## battle_ship
module battle_ship(
      input wire clk,			 
      input wire clr,
      input wire btnU,
      input wire btnD,
      input wire btnR,
      input wire btnL,
      input wire sel,
	    input sw,
      output wire [2:0] red,	 
      output wire [2:0] green,   
      output wire [1:0] blue,	     
      output wire [3:0] an,
      output wire [7:0] seg,
      output wire hsync,		 
      output wire vsync			 
	);
	wire clock_4Hz = clk;
	wire clock_25Mhz = clk;
	wire turn;
	wire phase;
  wire finish;
	wire [27: 0] pships;
	wire [27: 0] cships;
  wire [27: 0] c_curr_guess;
  wire [27: 0] p_curr_guess;
	assign cships = 28'b1000000100010000000000010000;
	wire db_btnR;
	wire db_btnL;
	wire db_btnU;
	wire db_btnD;
	wire db_btnSel;
	wire db_btnRst;
	debouncer db_r(
    .clk (clock_4Hz),
		.rst (clr),
    .btn_in (btnR),
    .btn_out (db_btnR)
	);
	debouncer db_l(
		.clk (clock_4Hz),
		.rst (clr),
		.btn_in (btnL),
		.btn_out (db_btnL)
	);
	debouncer db_u(
		.clk (clock_4Hz),
		.rst (clr),
		.btn_in (btnU),
		.btn_out (db_btnU)
	);
	debouncer db_d(
  ...
Size: about 1800 cells after synthesis.
Settings: LEC_CHECK=0, CAP_MARGIN=20, CELL_PAD_IN_SITES_DETAIL_PLACEMENT=2, CELL_PAD_IN_SITES_GLOBAL_PLACEMENT=1, CORE_ASPECT_RATIO=1.69, CORE_MARGIN=4, CORE_UTILIZATION=61, CTS_CLUSTER_DIAMETER=130, CTS_CLUSTER_SIZE=23, GPL_ROUTABILITY_DRIVEN=1, GPL_TIMING_DRIVEN=0, MAX_ROUTING_LAYER=met4, PLACE_DENSITY_LB_ADDON=0.14, SETUP_SLACK_MARGIN=0.22, SLEW_MARGIN=20, TNS_END_PERCENT=5; clock period 3.47 ns.
run.sh (not shown) runs the stock make flow with config.mk's settings and CLKGATE_MAP_FILE=.
The starting point died in global placement without I/O (3_1_place_gp_skip_io) (FLW-0024).
Edit:
--- a/flow/config.mk
+++ b/flow/config.mk
@@ -7,5 +7,5 @@
 export LEC_CHECK = 0
 export CAP_MARGIN = 20
-export CELL_PAD_IN_SITES_DETAIL_PLACEMENT = 2
+export CELL_PAD_IN_SITES_DETAIL_PLACEMENT = 1
 export CELL_PAD_IN_SITES_GLOBAL_PLACEMENT = 1
 export CORE_ASPECT_RATIO = 1.69
@@ -13,5 +13,5 @@
 export CORE_UTILIZATION = 61
 export CTS_CLUSTER_DIAMETER = 130
-export CTS_CLUSTER_SIZE = 23
+export CTS_CLUSTER_SIZE = 76
 export GPL_ROUTABILITY_DRIVEN = 1
 export GPL_TIMING_DRIVEN = 0
==> flow/constraint.sdc (replaced) <==
create_clock -name core_clock -period 8.27 [get_ports {clk}]
set_input_delay 1.6540 -clock core_clock [delete_from_list [all_inputs] [get_ports {clk}]]
set_output_delay 1.6540 -clock core_clock [all_outputs]
set_load 0.01 [all_outputs]
This time the run never finished: it broke off in global placement (3_3_place_gp) (FLW-0024).
Area after synthesis stays the same.
Die size stays the same.
Synthesized cell count does not change.
Edit:
==> flow/config.mk (replaced) <==
export PLATFORM = sky130hd
export DESIGN_NAME = battle_ship
export DESIGN_NICKNAME = battle_ship
export VERILOG_FILES = /design/flow/design.v
export SDC_FILE = /design/flow/constraint.sdc
export NUM_CORES = 4
export LEC_CHECK = 0
export CAP_MARGIN = 20
export CORE_MARGIN = 2
export CORE_UTILIZATION = 59
export SLEW_MARGIN = 20
==> flow/constraint.sdc (replaced) <==
create_clock -name core_clock -period 5.4 [get_ports {clk}]
set_input_delay 1.0800 -clock core_clock [delete_from_list [all_inputs] [get_ports {clk}]]
set_output_delay 1.0800 -clock core_clock [all_outputs]
set_load 0.01 [all_outputs]
Outcome: This time the run completed with no timing, DRC or antenna violations; die area shrinks by a few percent; synthesized cell count does not change; synthesized area stays the same.
Edit:
--- a/flow/config.mk
+++ b/flow/config.mk
@@ -8,4 +8,5 @@
 export CAP_MARGIN = 20
 export CORE_MARGIN = 2
-export CORE_UTILIZATION = 59
+export CORE_UTILIZATION = 54
+export CTS_CLUSTER_SIZE = 61
 export SLEW_MARGIN = 20
=> Area after synthesis does not change. Final area decreases by 0.43%. Register-to-register slack stays flat. Die area increases by 9.0%.
Edit:
--- a/flow/config.mk
+++ b/flow/config.mk
@@ -6,7 +6,7 @@
 export NUM_CORES = 4
 export LEC_CHECK = 0
+export ABC_AREA = 1
 export CAP_MARGIN = 20
 export CORE_MARGIN = 2
-export CORE_UTILIZATION = 54
-export CTS_CLUSTER_SIZE = 61
+export CORE_UTILIZATION = 72
 export SLEW_MARGIN = 20
==> flow/constraint.sdc (replaced) <==
create_clock -name core_clock -period 6.63 [get_ports {clk}]
set_input_delay 1.3260 -clock core_clock [delete_from_list [all_inputs] [get_ports {clk}]]
set_output_delay 1.3260 -clock core_clock [all_outputs]
set_load 0.01 [all_outputs]
Global-route usage rose by 6.5 points.
Clock-buffer cell count came out lower by 4.
Setup slack is worse by 340 ps.
Core utilization rises by 21 points.
Cell count came out higher by 15%.
Via count is higher by 4.0%.

* * *

battle_ship again, from the RTL that the note above started with.
clock: 10.0 ns
lec_check: 0
cap_margin: 20
core_aspect_ratio: 0.64
core_margin: 9
core_utilization: 40
gpl_routability_driven: 0
max_routing_layer: met4
slew_margin: 20
tns_end_percent: 75
==> next run, changes <==
ABC_AREA = 1   (was not set)
CAP_MARGIN = 35   (was 20)
CORE_ASPECT_RATIO = not set   (was 0.64)
CORE_MARGIN = 2   (was 9)
CTS_CLUSTER_SIZE = 88   (was not set)
GPL_ROUTABILITY_DRIVEN = not set   (was 0)
GPL_TIMING_DRIVEN = 0   (was not set)
MAX_ROUTING_LAYER = not set   (was met4)
PLACE_DENSITY_LB_ADDON = 0.3   (was not set)
TNS_END_PERCENT = not set   (was 75)
- The changed run finished with timing, DRC and antenna clean
- total power climbs by 6.2%
- utilization climbs by 1.5 points
- maximum frequency drops by 21%
- area after synthesis hardly moves
- setup slack gets worse by 1.2 ns
- cell area climbs by 4.1%
- flip-flop count is unchanged
- combinational power drops by 7.7%
==> next run, changes <==
ABC_AREA = not set   (was 1)
CAP_MARGIN = 20   (was 35)
CTS_CLUSTER_SIZE = not set   (was 88)
GPL_TIMING_DRIVEN = not set   (was 0)
PLACE_DENSITY_LB_ADDON = not set   (was 0.3)
clock period = 4.75 ns   (was 10.0 ns; I/O delays follow)
Result: Wire length increases by 12%. Cell count went down by 15%. Sequential share of layout area came out higher by 0.81 points. Clock skew went down by 0.013 ns. Area after synthesis is about the same. Synthesized cell count fell by 16%.

* * *

before:
battle_ship again, from the RTL that the note above started with.
Settings: LEC_CHECK=0, ABC_AREA=0, CAP_MARGIN=5, CORE_ASPECT_RATIO=1.85, CORE_MARGIN=2, CORE_UTILIZATION=25, CTS_CLUSTER_SIZE=58, GPL_ROUTABILITY_DRIVEN=0, GPL_TIMING_DRIVEN=1, HOLD_SLACK_MARGIN=-0.01, MAX_ROUTING_LAYER=met4, PLACE_DENSITY_LB_ADDON=0.3, SLEW_MARGIN=20, TNS_END_PERCENT=70; clock period 4.84 ns.
before finished every step from synthesis to the final layout, and the layout passed the timing, design-rule and antenna checks.
Here is what was changed in the inputs of after compared with before.
- clearing GPL_TIMING_DRIVEN, which used to be 1
- clearing HOLD_SLACK_MARGIN, which used to be -0.01
- clearing CORE_ASPECT_RATIO, which used to be 1.85
- clearing MAX_ROUTING_LAYER, which used to be met4
- clearing GPL_ROUTABILITY_DRIVEN, which used to be 0
- swapping 25 for 40 in CORE_UTILIZATION
- clearing ABC_AREA, which used to be 0
- clearing CTS_CLUSTER_SIZE, which used to be 58
- clearing PLACE_DENSITY_LB_ADDON, which used to be 0.3
- clearing TNS_END_PERCENT, which used to be 70
- swapping 5 for 20 in CAP_MARGIN
- swapping 4.84 for 10.0 in the clock period (ns, I/O delays scaled along)
### Flow results
For floorplan die height, dividing the value from before by the value from after gives 1.7. A critical path class of primary input to flip-flop is what after shows, while flip-flop to flip-flop belongs to before. Higher number of diodes added for antenna fixing goes to before over after. Summary of after over before: power went down, max-capacitance violation count did not really move.

* * *

## v59
battle_ship again, from the RTL that the note above started with.
clock: 2.75 ns
lec_check: 0
abc_area: 0
cap_margin: 20
core_margin: 2
core_utilization: 65
gpl_routability_driven: 1
max_routing_layer: met5
place_density_lb_addon: 0.24
setup_slack_margin: 0.35
slew_margin: 20
v59 did not finish: a tool error stopped it during global routing.
The following lists how v12 was set up differently from v59:
--- a/flow/config.mk
+++ b/flow/config.mk
@@ -6,11 +6,7 @@
 export NUM_CORES = 4
 export LEC_CHECK = 0
-export ABC_AREA = 0
 export CAP_MARGIN = 20
 export CORE_MARGIN = 2
 export CORE_UTILIZATION = 65
-export GPL_ROUTABILITY_DRIVEN = 1
-export MAX_ROUTING_LAYER = met5
-export PLACE_DENSITY_LB_ADDON = 0.24
-export SETUP_SLACK_MARGIN = 0.35
+export SETUP_SLACK_MARGIN = 1.17
 export SLEW_MARGIN = 20
==> flow/constraint.sdc <==
create_clock -name core_clock -period 4.49 [get_ports {clk}]
set_input_delay 0.8980 -clock core_clock [delete_from_list [all_inputs] [get_ports {clk}]]
set_output_delay 0.8980 -clock core_clock [all_outputs]
set_load 0.01 [all_outputs]
--- outcome ---
- To summarise v12: no stage aborted, but the layout did not pass its checks, failing on max-capacitance violations, max-slew violations.
- v12 against v59; post-CTS resize count is up by more than 10%.
- v59 → v12: standard cell area after detailed placement lower, number of buffers on the longest clock path did not really move, total half-perimeter wirelength after legalization and detailed placement decreased about 10%, number of register bits inferred by synthesis has remained practically unchanged.
- Number of cells after detailed placement: v12 vs v59 down 359
- Between v59 and v12, the worst slack after detailed placement is higher for v12.
- Re count of mapped cells out of synthesis: no difference whatsoever between v59 and v12.
- Lower weighted congestion reported at the end of routability-driven placement goes to v12 over v59.
Setup changes, v12 to v48
--- a/flow/config.mk
+++ b/flow/config.mk
@@ -9,4 +9,6 @@
 export CORE_MARGIN = 2
 export CORE_UTILIZATION = 65
+export CTS_CLUSTER_DIAMETER = 28
 export SETUP_SLACK_MARGIN = 1.17
 export SLEW_MARGIN = 20
+export TNS_END_PERCENT = 5
==> flow/constraint.sdc <==
create_clock -name core_clock -period 4.26 [get_ports {clk}]
set_input_delay 0.8520 -clock core_clock [delete_from_list [all_inputs] [get_ports {clk}]]
set_output_delay 0.8520 -clock core_clock [all_outputs]
set_load 0.01 [all_outputs]
Findings:
Having completed the whole flow, v48 delivered a layout that passed the timing, design-rule and antenna checks. v12 has a higher cell resize tally after clock tree synthesis than v48. v48 vs. v12: slew at the pin closest to its max-slew limit shows a reduction of 0.63 ns, setup slack now sits lower.
Setup changes, v48 to v25
--- a/flow/config.mk
+++ b/flow/config.mk
@@ -8,7 +8,4 @@
 export CAP_MARGIN = 20
 export CORE_MARGIN = 2
-export CORE_UTILIZATION = 65
-export CTS_CLUSTER_DIAMETER = 28
-export SETUP_SLACK_MARGIN = 1.17
+export CORE_UTILIZATION = 27
 export SLEW_MARGIN = 20
-export TNS_END_PERCENT = 5
==> flow/constraint.sdc <==
create_clock -name core_clock -period 4.75 [get_ports {clk}]
set_input_delay 0.9500 -clock core_clock [delete_from_list [all_inputs] [get_ports {clk}]]
set_output_delay 0.9500 -clock core_clock [all_outputs]
set_load 0.01 [all_outputs]
Notes after the runs:
- v25 ends up with lower number of clock buffer instances in the layout than v48 does.
- Measured against v48, the number of vias per cell after detailed routing of v25 comes out at 0.78 times the reference value.
- Row via count of the first global-routing pass: v25 lower / v48 higher
- Compare v25 and v48 | detailed-placement wirelength estimate lower: v48
- Re total power: v25 is 37% down on v48.
- In v25, the global placement routability congestion came out 9.9% below the value in v48.
- Non-clock buffer count of v25 falls short of that of v48 by more than half.
- v25 — worst-case vdd ir drop 53% lower, v48 as reference
- v25 finished every step from synthesis to the final layout, and the layout passed the timing, design-rule and antenna checks.

* * *

Setup of try-xenon:
battle_ship again, from the RTL that the note above started with.
// battle_ship
module battle_ship(
      input wire clk,			 
      input wire clr,
      input wire btnU,
      input wire btnD,
      input wire btnR,
      input wire btnL,
      input wire sel,
	    input sw,
      output wire [2:0] red,	 
      output wire [2:0] green,   
      output wire [1:0] blue,	     
      output wire [3:0] an,
      output wire [7:0] seg,
      output wire hsync,		 
      output wire vsync			 
	);
==> flow/config.mk <==
export PLATFORM = sky130hd
export DESIGN_NAME = battle_ship
export DESIGN_NICKNAME = battle_ship
export VERILOG_FILES = /design/flow/design.v
export SDC_FILE = /design/flow/constraint.sdc
export NUM_CORES = 4
export LEC_CHECK = 0
export ABC_AREA = 1
export CAP_MARGIN = 20
export CORE_MARGIN = 2
export CORE_UTILIZATION = 64
export PLACE_DENSITY_LB_ADDON = 0.08
export SLEW_MARGIN = 20
export TNS_END_PERCENT = 15
==> flow/constraint.sdc <==
create_clock -name core_clock -period 7.0 [get_ports {clk}]
set_input_delay 1.4000 -clock core_clock [delete_from_list [all_inputs] [get_ports {clk}]]
set_output_delay 1.4000 -clock core_clock [all_outputs]
set_load 0.01 [all_outputs]
Here is what was changed in the inputs of try-cedar compared with try-xenon.
Settings: changing TNS_END_PERCENT from 15 to 10; removing PLACE_DENSITY_LB_ADDON (formerly 0.08); changing the clock period (ns, I/O delays scaled along) from 7.0 to 3.78.
--- outcome ---
- try-xenon finished all stages; the layout is clean.
- try-cedar completed end to end; final checks failed (setup timing).
- Cmp try-cedar vs try-xenon: total iterations of the first detailed-routing run lower in try-cedar
- Run comparison: try-cedar largest power group sequential cells; try-xenon largest power group clock
- Between try-xenon and try-cedar, the flow reports number of nets in the finished design increasing by more than 10%.
- The estimated power of try-cedar ends up higher than the estimate for try-xenon.
- try-cedar vs. try-xenon: area of all placed cells without fillers grew by 23%; total length of routed met2 wires up 42%.
Relative to try-cedar, the following input files were edited for try-ember:
Settings: ABC_AREA: 1 -> unset; TNS_END_PERCENT: 10 -> unset; CORE_UTILIZATION: 64 -> 63; the clock period (ns, I/O delays scaled along): 3.78 -> 3.97.
### Flow results
- try-ember | status: complete | timing, DRC, antenna: pass
- try-ember against try-cedar; final-layout clock buffer total is up by more than 10%.
- [compare] base=try-cedar new=try-ember: met1 routing resource usage after global routing now sits lower; total chip power now sits lower; number of cells produced by synthesis now sits lower.
- Post-route non-filler standard cell count: lower on try-ember
- try-ember: sum of routed wire length over all layers about 6% below try-cedar
- Summary — mux cell area share after synthesis, try-ember relative to try-cedar: higher, by 0.66 points.

* * *

battle_ship again, from the RTL that the note above started with.
==> flow/config.mk <==
export PLATFORM = sky130hd
export DESIGN_NAME = battle_ship
export DESIGN_NICKNAME = battle_ship
export VERILOG_FILES = /design/flow/design.v
export SDC_FILE = /design/flow/constraint.sdc
export NUM_CORES = 4
export LEC_CHECK = 0
export CAP_MARGIN = 15
export CELL_PAD_IN_SITES_GLOBAL_PLACEMENT = 1
export CORE_ASPECT_RATIO = 1.64
export CORE_MARGIN = 4
export CORE_UTILIZATION = 61
export CTS_CLUSTER_SIZE = 23
export GPL_ROUTABILITY_DRIVEN = 0
export PLACE_DENSITY_LB_ADDON = 0.14
export SETUP_SLACK_MARGIN = 0.22
export SLEW_MARGIN = 20
export TNS_END_PERCENT = 70
==> flow/constraint.sdc <==
create_clock -name core_clock -period 3.47 [get_ports {clk}]
set_input_delay 0.6940 -clock core_clock [delete_from_list [all_inputs] [get_ports {clk}]]
set_output_delay 0.6940 -clock core_clock [all_outputs]
set_load 0.01 [all_outputs]
The baseline did not get past global placement without I/O.
==> next run, changes <==
Settings changed: CAP_MARGIN 15 to 20, CELL_PAD_IN_SITES_GLOBAL_PLACEMENT 1 to not set, CORE_ASPECT_RATIO 1.64 to not set, CORE_MARGIN 4 to 2, CORE_UTILIZATION 61 to 56, CTS_CLUSTER_SIZE 23 to not set, GPL_ROUTABILITY_DRIVEN 0 to not set, PLACE_DENSITY_LB_ADDON 0.14 to not set, SETUP_SLACK_MARGIN 0.22 to not set, TNS_END_PERCENT 70 to not set.
Clock period 3.47 ns to 5.21 ns, I/O delays scaled along.
What happened:
- With this change the flow completed without violations
- die area went up by 3.0%
- synthesized area is unchanged
- synthesized cell count does not change
Power is estimated from default activity; no workload was simulated.
